// FIFO
module FIFO(clk, rst, wr_en, rd_en, buf_in, buf_out, buf_empty, buf_full, fifo_counter);
Size in the first run: about 1100 cells after synthesis, roughly 540 flip-flops, ~29 I/O pins.
make LEC_CHECK=0 CAP_MARGIN=30 CELL_PAD_IN_SITES_DETAIL_PLACEMENT=2 CELL_PAD_IN_SITES_GLOBAL_PLACEMENT=2 CORE_MARGIN=2 CORE_UTILIZATION=40 GPL_TIMING_DRIVEN=0 PLACE_DENSITY_LB_ADDON=0.22 SETUP_SLACK_MARGIN=-0.42 SLEW_MARGIN=20 TNS_END_PERCENT=55 finish   # period 5.0 ns
run.sh (not shown) runs the stock make flow with config.mk's settings and CLKGATE_MAP_FILE=.
Change:
ABC_AREA = 1   (was not set)
CAP_MARGIN = 20   (was 30)
CELL_PAD_IN_SITES_DETAIL_PLACEMENT = not set   (was 2)
CELL_PAD_IN_SITES_GLOBAL_PLACEMENT = not set   (was 2)
CORE_UTILIZATION = 16   (was 40)
GPL_TIMING_DRIVEN = not set   (was 0)
PLACE_DENSITY_LB_ADDON = not set   (was 0.22)
SETUP_SLACK_MARGIN = not set   (was -0.42)
TNS_END_PERCENT = not set   (was 55)
clock period = 2.05 ns   (was 5.0 ns; I/O delays follow)
Result: The new run finished but failed the layout checks on setup timing. Sequential cell count does not change. Via count is higher by 42%. Worst setup slack is worse by 1.4 ns. Clock power is higher by about 130%. Synthesized area goes up by about 7.5%. Combinational power went up to 4.0 times its value. First-iteration DRC count went up by 85%. Global-route usage shrinks by 15 points. Sequential power grows by 140%. Final cell count went up by about 120%.
Change:
CORE_UTILIZATION = 72   (was 16)
CTS_CLUSTER_DIAMETER = 30   (was not set)
PLACE_DENSITY_LB_ADDON = 0.06   (was not set)
SETUP_SLACK_MARGIN = 0.58   (was not set)
clock period = 2.08 ns   (was 2.05 ns; I/O delays follow)
=> With this change the flow stopped in 5_1_grt with GRT-0232; area after synthesis does not change; die area went down by well over a third; synthesized cell count is unchanged.
Change:
CTS_CLUSTER_DIAMETER = 381   (was 30)
SETUP_SLACK_MARGIN = -0.2   (was 0.58)
Result: With this change the flow finished but fails on setup timing; die size is unchanged; area after synthesis does not change; synthesized cell count is unchanged.

* * *

try-zinc:
FIFO again, from the RTL that the note above started with.
make LEC_CHECK=0 ABC_AREA=1 CAP_MARGIN=20 CORE_ASPECT_RATIO=1.42 CORE_MARGIN=2 CORE_UTILIZATION=72 CTS_CLUSTER_DIAMETER=171 CTS_CLUSTER_SIZE=10 SLEW_MARGIN=20 finish   # period 2.06 ns
Finished, but not clean: try-zinc, with negative setup slack.
Input-level comparison between try-yarrow and try-zinc:
-- flow/config.mk --
<<< try-zinc, line 8
export ABC_AREA = 1
>>> try-yarrow, line 8
<<< try-zinc, line 10
export CORE_ASPECT_RATIO = 1.42
>>> try-yarrow, line 9
<<< try-zinc, line 12
export CORE_UTILIZATION = 72
export CTS_CLUSTER_DIAMETER = 171
export CTS_CLUSTER_SIZE = 10
>>> try-yarrow, line 10
export CORE_UTILIZATION = 40
==> flow/constraint.sdc <==
create_clock -name core_clock -period 5.0 [get_ports {clk}]
set_input_delay 1.0000 -clock core_clock [delete_from_list [all_inputs] [get_ports {clk}]]
set_output_delay 1.0000 -clock core_clock [all_outputs]
set_load 0.01 [all_outputs]
Notes after the runs:
try-yarrow reached the final stage; the timing, design-rule and antenna checks on its layout passed. Max estimated wirelength of the detail-placed design across try-zinc and try-yarrow: try-zinc. try-yarrow vs try-zinc, class of the worst hold path: reg2reg vs in2async. Going from try-zinc to try-yarrow, the fraction of the mapped netlist area in compound gates was found to have gone up by 2.2 points. Area share of and/or/nand/nor cells after synthesis is lower on try-yarrow. Of try-zinc and try-yarrow, the run reporting the higher post-detailed-placement cell area was try-zinc. STATUS total internal power: try-yarrow wins against try-zinc. try-yarrow vs. try-zinc: total die size picked up an extra 66%; final area shrank by about 12%; switching power of the nets has decreased.
Edits applied to the flow inputs when going from try-yarrow to try-harbor:
-- flow/config.mk --
<<< try-yarrow, line 10
export CORE_UTILIZATION = 40
>>> try-harbor, line 10
export CORE_UTILIZATION = 70
==> flow/constraint.sdc <==
create_clock -name core_clock -period 2.08 [get_ports {clk}]
set_input_delay 0.4160 -clock core_clock [delete_from_list [all_inputs] [get_ports {clk}]]
set_output_delay 0.4160 -clock core_clock [all_outputs]
set_load 0.01 [all_outputs]
## What came out
No crash in try-harbor: every stage finished, but the layout fails its final checks due to negative setup slack.
[compare] base=try-yarrow new=try-harbor: total cell area reported by yosys after synthesis held steady; number of placed I/O pins roughly the same; width of the chip saw a decrease; global-route usage increased 15 points; count of clock-buffer cells in the layout went down by 1.6%.
Core utilization (try-harbor over try-yarrow): increase, 39 points
Modified inputs, try-nickel compared to try-harbor
-- flow/config.mk --
<<< try-harbor, line 10
export CORE_UTILIZATION = 70
>>> try-nickel, line 10
export CORE_UTILIZATION = 40
==> flow/constraint.sdc <==
create_clock -name core_clock -period 3.12 [get_ports {clk}]
set_input_delay 0.6240 -clock core_clock [delete_from_list [all_inputs] [get_ports {clk}]]
set_output_delay 0.6240 -clock core_clock [all_outputs]
set_load 0.01 [all_outputs]
Notes after the runs:
try-nickel ends up with a global-route met1 utilization that is 20 points lower than in try-harbor.
Overall fraction of global-route tracks in use, try-nickel and try-harbor, lower one = try-nickel.
Going from try-harbor to try-nickel, via count now sits lower; met3 track demand over resource shows a reduction of 3.1 points; count of endpoints failing hold in the final timing report level; leakage power moved down.
try-nickel was carried through to the last stage, and its layout satisfied the timing, design-rule and antenna checks.
Sequential share of layout area (lower): try-harbor
Taking try-harbor as the reference point, the post-layout net count of try-nickel falls by about 4%.

* * *

oak:
Starting RTL as in the previous note.
make LEC_CHECK=0 ABC_AREA=1 CAP_MARGIN=30 CELL_PAD_IN_SITES_DETAIL_PLACEMENT=2 CELL_PAD_IN_SITES_GLOBAL_PLACEMENT=2 CORE_MARGIN=2 CORE_UTILIZATION=40 CTS_CLUSTER_DIAMETER=345 GPL_TIMING_DRIVEN=0 MAX_ROUTING_LAYER=met5 PLACE_DENSITY=0.86 SETUP_SLACK_MARGIN=-0.42 SLEW_MARGIN=20 TNS_END_PERCENT=55 finish   # period 5.0 ns
Input-level comparison between pine and oak:
# oak
export LEC_CHECK = 0
export ABC_AREA = 1
export CAP_MARGIN = 30
export CELL_PAD_IN_SITES_DETAIL_PLACEMENT = 2
export CELL_PAD_IN_SITES_GLOBAL_PLACEMENT = 2
export CORE_MARGIN = 2
export CORE_UTILIZATION = 40
export CTS_CLUSTER_DIAMETER = 345
export GPL_TIMING_DRIVEN = 0
export MAX_ROUTING_LAYER = met5
export PLACE_DENSITY = 0.86
export SETUP_SLACK_MARGIN = -0.42
export SLEW_MARGIN = 20
export TNS_END_PERCENT = 55
create_clock -name core_clock -period 5.0 [get_ports {clk}]
# pine
export LEC_CHECK = 0
export ABC_AREA = 1
export CAP_MARGIN = 20
export CORE_ASPECT_RATIO = 1.42
export CORE_MARGIN = 2
export CORE_UTILIZATION = 72
export SLEW_MARGIN = 20
create_clock -name core_clock -period 2.06 [get_ports {clk}]
[summary]
- Final checks on pine, whose flow otherwise completed, came back failing, citing negative setup slack.
- Per the comparison of pine with oak, clock-buffer cell count down 31%; relative slew slack up 26 points; share of total power in the clock network down 3.2 points; core utilization up 40 points; total buffers and inverters traversed by the critical path up 1.
The following lists how birch was set up differently from pine:
# pine
export LEC_CHECK = 0
export ABC_AREA = 1
export CAP_MARGIN = 20
export CORE_ASPECT_RATIO = 1.42
export CORE_MARGIN = 2
export CORE_UTILIZATION = 72
export SLEW_MARGIN = 20
create_clock -name core_clock -period 2.06 [get_ports {clk}]
# birch
export LEC_CHECK = 0
export ABC_AREA = 1
export CAP_MARGIN = 20
export CORE_MARGIN = 2
export CORE_UTILIZATION = 72
export CTS_CLUSTER_DIAMETER = 359
export CTS_CLUSTER_SIZE = 15
export PLACE_DENSITY_LB_ADDON = 0.05
export SETUP_SLACK_MARGIN = -0.1
export SLEW_MARGIN = 20
create_clock -name core_clock -period 2.06 [get_ports {clk}]
==> results <==
From the logs: birch reached the end of the flow and failed the layout checks with negative setup slack.
The worst-path cell with the longest stage delay comes out sky130_fd_sc_hd__dfrtp_2 in one run and sky130_fd_sc_hd__dfrtp_4 in the other, namely in pine and birch respectively.
Peak supply drop in birch is about 20% lower than in pine
Against pine, horizontal extent of the die in birch rose by more than 10%.
Higher fmax goes to birch over pine.
Of pine and birch, the higher final setup TNS belongs to pine.
Relative to pine, power has gone down in birch.
Area added between synthesis and finish (birch over pine): decrease, 6.0 points
Per the comparison of birch with pine, fraction of area in multi-input gates shows a reduction of 0.73 points; area after synthesis essentially unchanged; part of the power in the clock network shrank by 1.9 points; first-iteration DRC count +104; critical path depth decreased by 5 relative to the old numbers.
Inputs modified between birch and maple:
# birch
export LEC_CHECK = 0
export ABC_AREA = 1
export CAP_MARGIN = 20
export CORE_MARGIN = 2
export CORE_UTILIZATION = 72
export CTS_CLUSTER_DIAMETER = 359
export CTS_CLUSTER_SIZE = 15
export PLACE_DENSITY_LB_ADDON = 0.05
export SETUP_SLACK_MARGIN = -0.1
export SLEW_MARGIN = 20
create_clock -name core_clock -period 2.06 [get_ports {clk}]
# maple
export LEC_CHECK = 0
export ABC_AREA = 1
export CAP_MARGIN = 20
export CORE_ASPECT_RATIO = 1.42
export CORE_MARGIN = 2
export CORE_UTILIZATION = 72
export CTS_CLUSTER_DIAMETER = 158
export CTS_CLUSTER_SIZE = 10
export SLEW_MARGIN = 20
create_clock -name core_clock -period 2.06 [get_ports {clk}]
Notes after the runs:
Layout checks on birch: not met. Flow itself completed; violations: negative setup slack.
In maple the implementation completed, yet the final layout does not meet the checks, the culprit being negative setup slack.
Re placed cell count: maple and birch aren't equal, and the lower value belongs to maple.
birch and maple ended up with roughly the same clock skew.
Area taken by flip-flops and latches across maple and birch: no real change.
--- input diff maple..cedar ---
# maple
export LEC_CHECK = 0
export ABC_AREA = 1
export CAP_MARGIN = 20
export CORE_ASPECT_RATIO = 1.42
export CORE_MARGIN = 2
export CORE_UTILIZATION = 72
export CTS_CLUSTER_DIAMETER = 158
export CTS_CLUSTER_SIZE = 10
export SLEW_MARGIN = 20
create_clock -name core_clock -period 2.06 [get_ports {clk}]
# cedar
export LEC_CHECK = 0
export CAP_MARGIN = 20
export CORE_MARGIN = 2
export CORE_UTILIZATION = 40
export SLEW_MARGIN = 20
create_clock -name core_clock -period 3.71 [get_ports {clk}]
Findings:
In summary, cedar completed successfully, with a layout that passed the timing, design-rule and antenna checks.
| maximum vdd ir drop | cedar vs maple | 72% lower |
Where setup slack is concerned, maple is outperformed by cedar.
Largest power group = registers: cedar; largest power group = combinational logic: maple
fifo_counter[5] as the launching element of the worst setup path was reported by cedar, and fifo_counter[0] by maple.
Comparing cedar against maple, there is no change at all in aggregate global routing overflow.
The more densely filled core belongs to maple, not cedar.
maple → cedar: number of gates resized after CTS lower, maximum single-stage delay on the critical path went up, sequential share of cell area higher, inverter count of the layout excluding clock inverters decreased by 179 relative to the old numbers, total of clock buffers placed in the layout now sits lower.
cedar vs maple: number of cells on the worst reg-to-reg path down
cedar ended up with a lower number of antenna violations at the first check in global routing than maple did.

* * *

Starting RTL as in the previous note.
// FIFO
module FIFO(clk, rst, wr_en, rd_en, buf_in, buf_out, buf_empty, buf_full, fifo_counter);
input clk, rst, wr_en, rd_en;
input [7:0] buf_in;
output [7:0] buf_out;
output buf_empty, buf_full;
output [6:0] fifo_counter;
reg [7:0] buf_out;
reg buf_empty, buf_full;
reg [6:0] fifo_counter;
reg [5:0] rd_ptr, wr_ptr;
reg [7:0] buf_mem[63:0];
always@ (fifo_counter) begin
    buf_empty = (fifo_counter == 0);  
    buf_full = (fifo_counter == 64);  
end
always @(posedge clk or posedge rst) begin
    if( rst )  
        fifo_counter <= 0;
    else if((!buf_full && wr_en) && (!buf_empty && rd_en))  
        fifo_counter <= fifo_counter;
    else if (!buf_full && wr_en)  
        fifo_counter <= fifo_counter + 1;
    else if (!buf_empty && rd_en)  
        fifo_counter <= fifo_counter - 1;
    else  
        fifo_counter <= fifo_counter;
end
always @(posedge clk or posedge rst) begin
    if (rst)  
        buf_out <= 0;
    else begin
        if (rd_en && !buf_empty)
            buf_out <= buf_mem[rd_ptr];
        else  
            buf_out <= buf_out;
    end
end
always @(posedge clk) begin
    if (!buf_full && wr_en)
        buf_mem[wr_ptr] <= buf_in;
    else
        buf_mem[wr_ptr] <= buf_mem[wr_ptr];
end
always @(posedge clk or posedge rst) begin
    if(rst) begin
        wr_ptr <= 0;
        rd_ptr <= 0;
    end
    else begin
        if (!buf_full && wr_en)  
            wr_ptr <= wr_ptr + 1;
        else  
            wr_ptr <= wr_ptr;
        if (!buf_empty && rd_en)  
            rd_ptr <= rd_ptr + 1;
        else  
            rd_ptr <= rd_ptr;               
    end
end
endmodule
export LEC_CHECK = 0
export ABC_AREA = 1
export CAP_MARGIN = 0
export CELL_PAD_IN_SITES_DETAIL_PLACEMENT = 2
export CELL_PAD_IN_SITES_GLOBAL_PLACEMENT = 0
export CORE_ASPECT_RATIO = 1.69
export CORE_MARGIN = 2
export CORE_UTILIZATION = 51
export CTS_CLUSTER_DIAMETER = 148
export GPL_ROUTABILITY_DRIVEN = 0
export GPL_TIMING_DRIVEN = 1
export HOLD_SLACK_MARGIN = 0.3
export MAX_ROUTING_LAYER = met4
export PLACE_DENSITY_LB_ADDON = 0.25
export SETUP_SLACK_MARGIN = 0.52
export SLEW_MARGIN = 25
export TNS_END_PERCENT = 45
create_clock -name core_clock -period 2.82 [get_ports {clk}]
The baseline failed in clock tree synthesis (4_1_cts), error DPL-0033.
==> next run, changes <==
- CELL_PAD_IN_SITES_DETAIL_PLACEMENT: 2 -> unset
- CORE_ASPECT_RATIO: 1.69 -> 0.98
- GPL_ROUTABILITY_DRIVEN: 0 -> unset
- PLACE_DENSITY_LB_ADDON: 0.25 -> 0.17
- SLEW_MARGIN: 25 -> 35
- TNS_END_PERCENT: 45 -> 70
- clock period: 2.82 -> 5.41 ns (I/O delays scaled with it)
=> The new run produced a clean layout; synthesized area stays the same; die size hardly moves; synthesized cell count stays the same.

* * *

== v13 ==
FIFO again, from the RTL that the note above started with.
make LEC_CHECK=0 CAP_MARGIN=20 CELL_PAD_IN_SITES_GLOBAL_PLACEMENT=0 CORE_ASPECT_RATIO=0.98 CORE_MARGIN=2 CORE_UTILIZATION=71 CTS_CLUSTER_DIAMETER=349 GPL_TIMING_DRIVEN=1 MAX_ROUTING_LAYER=met4 PLACE_DENSITY_LB_ADDON=0.02 SETUP_SLACK_MARGIN=0.52 SLEW_MARGIN=25 TNS_END_PERCENT=60 finish   # period 3.06 ns
The flow did not stop early for v13: all stages ran, and the layout cleared the timing, design-rule and antenna checks.
What v32 does differently from v13 at the input level:
==> flow/config.mk <==
export PLATFORM = sky130hd
export DESIGN_NAME = FIFO
export DESIGN_NICKNAME = FIFO
export VERILOG_FILES = /design/flow/design.v
export SDC_FILE = /design/flow/constraint.sdc
export NUM_CORES = 4
export LEC_CHECK = 0
export ABC_AREA = 1
export CAP_MARGIN = 20
export CELL_PAD_IN_SITES_GLOBAL_PLACEMENT = 0
export CORE_ASPECT_RATIO = 0.98
export CORE_MARGIN = 2
export CORE_UTILIZATION = 72
export CTS_CLUSTER_DIAMETER = 349
export CTS_CLUSTER_SIZE = 14
export GPL_TIMING_DRIVEN = 1
export MAX_ROUTING_LAYER = met4
export PLACE_DENSITY_LB_ADDON = 0.08
export SETUP_SLACK_MARGIN = -0.2
export SLEW_MARGIN = 25
export TNS_END_PERCENT = 60
==> flow/constraint.sdc <==
create_clock -name core_clock -period 2.07 [get_ports {clk}]
set_input_delay 0.4140 -clock core_clock [delete_from_list [all_inputs] [get_ports {clk}]]
set_output_delay 0.4140 -clock core_clock [all_outputs]
set_load 0.01 [all_outputs]
--- outcome ---
In v32 the implementation completed, yet the final layout does not meet the checks, the culprit being negative setup slack. Clock period minus worst slack, v13 and v32: lower on v32. Row post-route fraction of the period consumed by the critical path: v32 higher / v13 lower. The total number of vias of v32 was inferior to that of v13. Max wire length on met3 across v13 and v32: v32. Taking v13 as the reference point, the first-pass iteration count of the detailed router of v32 rises by 4. Area fraction in mux cells (higher): v13. NOTE: layout overhead on the synthesized area in v32 falls short of that of v13.
Input changes introduced in v41 (baseline for comparison: v32):
==> flow/config.mk <==
export PLATFORM = sky130hd
export DESIGN_NAME = FIFO
export DESIGN_NICKNAME = FIFO
export VERILOG_FILES = /design/flow/design.v
export SDC_FILE = /design/flow/constraint.sdc
export NUM_CORES = 4
export LEC_CHECK = 0
export ABC_AREA = 1
export CAP_MARGIN = 20
export CORE_MARGIN = 2
export CORE_UTILIZATION = 72
export SLEW_MARGIN = 20
==> flow/constraint.sdc <==
create_clock -name core_clock -period 6.49 [get_ports {clk}]
set_input_delay 1.2980 -clock core_clock [delete_from_list [all_inputs] [get_ports {clk}]]
set_output_delay 1.2980 -clock core_clock [all_outputs]
set_load 0.01 [all_outputs]
Results
[flow] v32 | stages: complete | final checks: fail | reason: negative setup slack. Both conditions hold for v41: the flow ran to the end and the final layout passed the timing, design-rule and antenna checks. Launching element of the worst setup path: wr_en -> v41, fifo_counter[1]$_DFFE_PP0P_ -> v32. v41 against v32: largest voltage drop on the vdd net shows a reduction of 0.44 mV; number of nets in the final layout shows a reduction of 139; switching share of power shows an increase of 0.16 points. From v32 to v41 the numbers moved as follows: worst setup slack up 2.77 ns, total track usage shows a reduction of 1.8 points, tally of filler cells in the layout shows an increase of 281, final RePlAce weighted congestion went up about 3.3%. Compared with v32, in v41 part of the cycle the worst path needs went down by 49 points, power consumption -23,000 uW, synthesis-stage register bit count level.
Inputs modified between v41 and v26:
-- flow/config.mk --
<<< v41, line 7
export LEC_CHECK = 0
export ABC_AREA = 1
export CAP_MARGIN = 20
>>> v26, line 7
export LEC_CHECK = 0
export CAP_MARGIN = 20
<<< v41, line 11
export CORE_UTILIZATION = 72
export SLEW_MARGIN = 20
>>> v26, line 10
export CORE_UTILIZATION = 72
export CTS_CLUSTER_SIZE = 15
export PLACE_DENSITY_LB_ADDON = 0.05
export SETUP_SLACK_MARGIN = 0.59
export SLEW_MARGIN = 20
==> flow/constraint.sdc <==
create_clock -name core_clock -period 2.06 [get_ports {clk}]
set_input_delay 0.4120 -clock core_clock [delete_from_list [all_inputs] [get_ports {clk}]]
set_output_delay 0.4120 -clock core_clock [all_outputs]
set_load 0.01 [all_outputs]
Results
- Status for v41 and v26: clean finish in v41 only
- v26 had finished all stages when the layout checks came back failing, citing negative setup slack.
- v41 -> v26: number of CTS-inserted buffers delta 0, exact match
- v26 falls short of v41 in wire length.
- [compare] base=v41 new=v26: die span in x shrank by 3.5%; worst setup slack lower; layout sequential cell count ~0 delta.
Power and IR drop assume default switching activity.
